==> sierra <==
## cpu
module cpu(clk,rst_n, iaddr, instr, wdata, we, addr, re, rdata, hlt);
Settings: LEC_CHECK=0, ABC_AREA=1, CAP_MARGIN=20, CORE_MARGIN=2, CORE_UTILIZATION=72, CTS_CLUSTER_DIAMETER=190, CTS_CLUSTER_SIZE=15, PLACE_DENSITY_LB_ADDON=0.2, SETUP_SLACK_MARGIN=-0.31, SLEW_MARGIN=30; clock period 3.58 ns.
run.sh (not shown) runs the stock make flow with config.mk's settings and CLKGATE_MAP_FILE=.
==> inputs of indigo, as changes to sierra <==
Settings changed: CELL_PAD_IN_SITES_GLOBAL_PLACEMENT set to 2, CORE_ASPECT_RATIO set to 0.88, CORE_MARGIN 2 to 6, CORE_UTILIZATION 72 to 26, CTS_CLUSTER_DIAMETER 190 to not set, CTS_CLUSTER_SIZE 15 to not set, GPL_TIMING_DRIVEN set to 1, PLACE_DENSITY_LB_ADDON 0.2 to not set, SETUP_SLACK_MARGIN -0.31 to 1.39, SLEW_MARGIN 30 to 20.
==> flow/constraint.sdc (replaced) <==
create_clock -name core_clock -period 6.2 [get_ports {clk}]
set_input_delay 1.2400 -clock core_clock [delete_from_list [all_inputs] [get_ports {clk}]]
set_output_delay 1.2400 -clock core_clock [all_outputs]
set_load 0.01 [all_outputs]
==> inputs of fjord, as changes to sierra <==
Settings changed: ABC_AREA 1 to not set, CTS_CLUSTER_DIAMETER 190 to 231, CTS_CLUSTER_SIZE 15 to 71, HOLD_SLACK_MARGIN set to -0.06, PLACE_DENSITY set to 0.65, PLACE_DENSITY_LB_ADDON 0.2 to not set, SETUP_SLACK_MARGIN -0.31 to 0.35, SLEW_MARGIN 30 to 10.
==> flow/constraint.sdc (replaced) <==
create_clock -name core_clock -period 2.83 [get_ports {clk}]
set_input_delay 0.5660 -clock core_clock [delete_from_list [all_inputs] [get_ports {clk}]]
set_output_delay 0.5660 -clock core_clock [all_outputs]
set_load 0.01 [all_outputs]
==> inputs of lagoon, as changes to sierra <==
Settings changed: ABC_AREA 1 to not set, CTS_CLUSTER_DIAMETER 190 to not set, CTS_CLUSTER_SIZE 15 to 40, PLACE_DENSITY_LB_ADDON 0.2 to not set, SLEW_MARGIN 30 to 20.
==> flow/constraint.sdc (replaced) <==
create_clock -name core_clock -period 4.26 [get_ports {clk}]
set_input_delay 0.8520 -clock core_clock [delete_from_list [all_inputs] [get_ports {clk}]]
set_output_delay 0.8520 -clock core_clock [all_outputs]
set_load 0.01 [all_outputs]
==> notes <==
In die area, lagoon and fjord do not differ. The highest critical path depth belongs to indigo, the lowest to sierra. In area after synthesis, fjord and lagoon do not differ. Of lagoon and sierra, lagoon has the higher worst setup slack (gap 0.11 ns). Of lagoon and sierra, sierra has the higher via count (gap 1.2%, measured against sierra). indigo ran to the end with no violations. lagoon completed and failed the layout checks on negative setup slack. fjord stopped in global routing (5_1_grt) (GRT-0116). sierra finished with negative setup slack left. Against sierra, the first-iteration DRC count of indigo is smaller by 68%. Sequential cell count is the same in sierra and indigo. The lowest wire length belongs to sierra, the highest to lagoon. Between sierra and indigo, the lower sequential share of layout area is in sierra (gap 0.78 points).
==> figures <==
Result of the run: fjord did not finish; sierra finished with violations; lagoon finished with violations; indigo timing/DRC/antenna clean
Last stage reached: fjord global routing (5_1_grt); sierra -; lagoon -; indigo -
Reasons for failing layout checks: fjord -; sierra negative setup slack; lagoon negative setup slack; indigo -
Most numerous cell on the critical path: fjord -; sierra sky130_fd_sc_hd__nor2_1; lagoon -; indigo sky130_fd_sc_hd__nand2_1
Area post-placement: fjord 0.0300 sq mm; sierra 0.0264 sq mm; lagoon 0.0281 sq mm; indigo 0.0259 sq mm
Post-layout nets: fjord -; sierra 3111; lagoon 2646; indigo 2899
HPWL after DPL: fjord 65400 um; sierra 56200 um; lagoon 64000 um; indigo 67900 um
Inverter tally of the final layout excluding the clock network: fjord -; sierra 296; lagoon 37; indigo 294
Total negative slack for setup checks: fjord -; sierra -24.28 ns; lagoon -6.60 ns; indigo 0 ns
Yosys stat area: fjord 0.0250 sq mm; sierra 0.0238 sq mm; lagoon 0.0250 sq mm; indigo 0.0238 sq mm
ANT cells: fjord -; sierra 9; lagoon 15; indigo 0
PnR worst setup slack: fjord -; sierra -0.588 ns; lagoon -0.479 ns; indigo 1.75 ns
Fraction of the mapped netlist area in simple logic gates: fjord 15.7%; sierra 15.6%; lagoon 15.7%; indigo 15.6%
Crit path capture type: fjord -; sierra flop; lagoon flop; indigo flop
Worst path depth: fjord -; sierra 12; lagoon 17; indigo 26
Area taken by multi-input logic gates: fjord -; sierra 0.00997 sq mm; lagoon 0.0120 sq mm; indigo 0.00971 sq mm
Achievable frequency: fjord -; sierra 240 MHz; lagoon 211 MHz; indigo 225 MHz
Flip-flop and latch area: fjord -; sierra 0.0125 sq mm; lagoon 0.0125 sq mm; indigo 0.0125 sq mm
Total clock buffers created by CTS: fjord 10; sierra 37; lagoon 47; indigo 57
Signal buffers: fjord -; sierra 357; lagoon 377; indigo 128
Placed Cells incl. Taps: fjord 3185; sierra 3418; lagoon 2994; indigo 3993
Post-layout period usage: fjord -; sierra 116%; lagoon 111%; indigo 71.8%
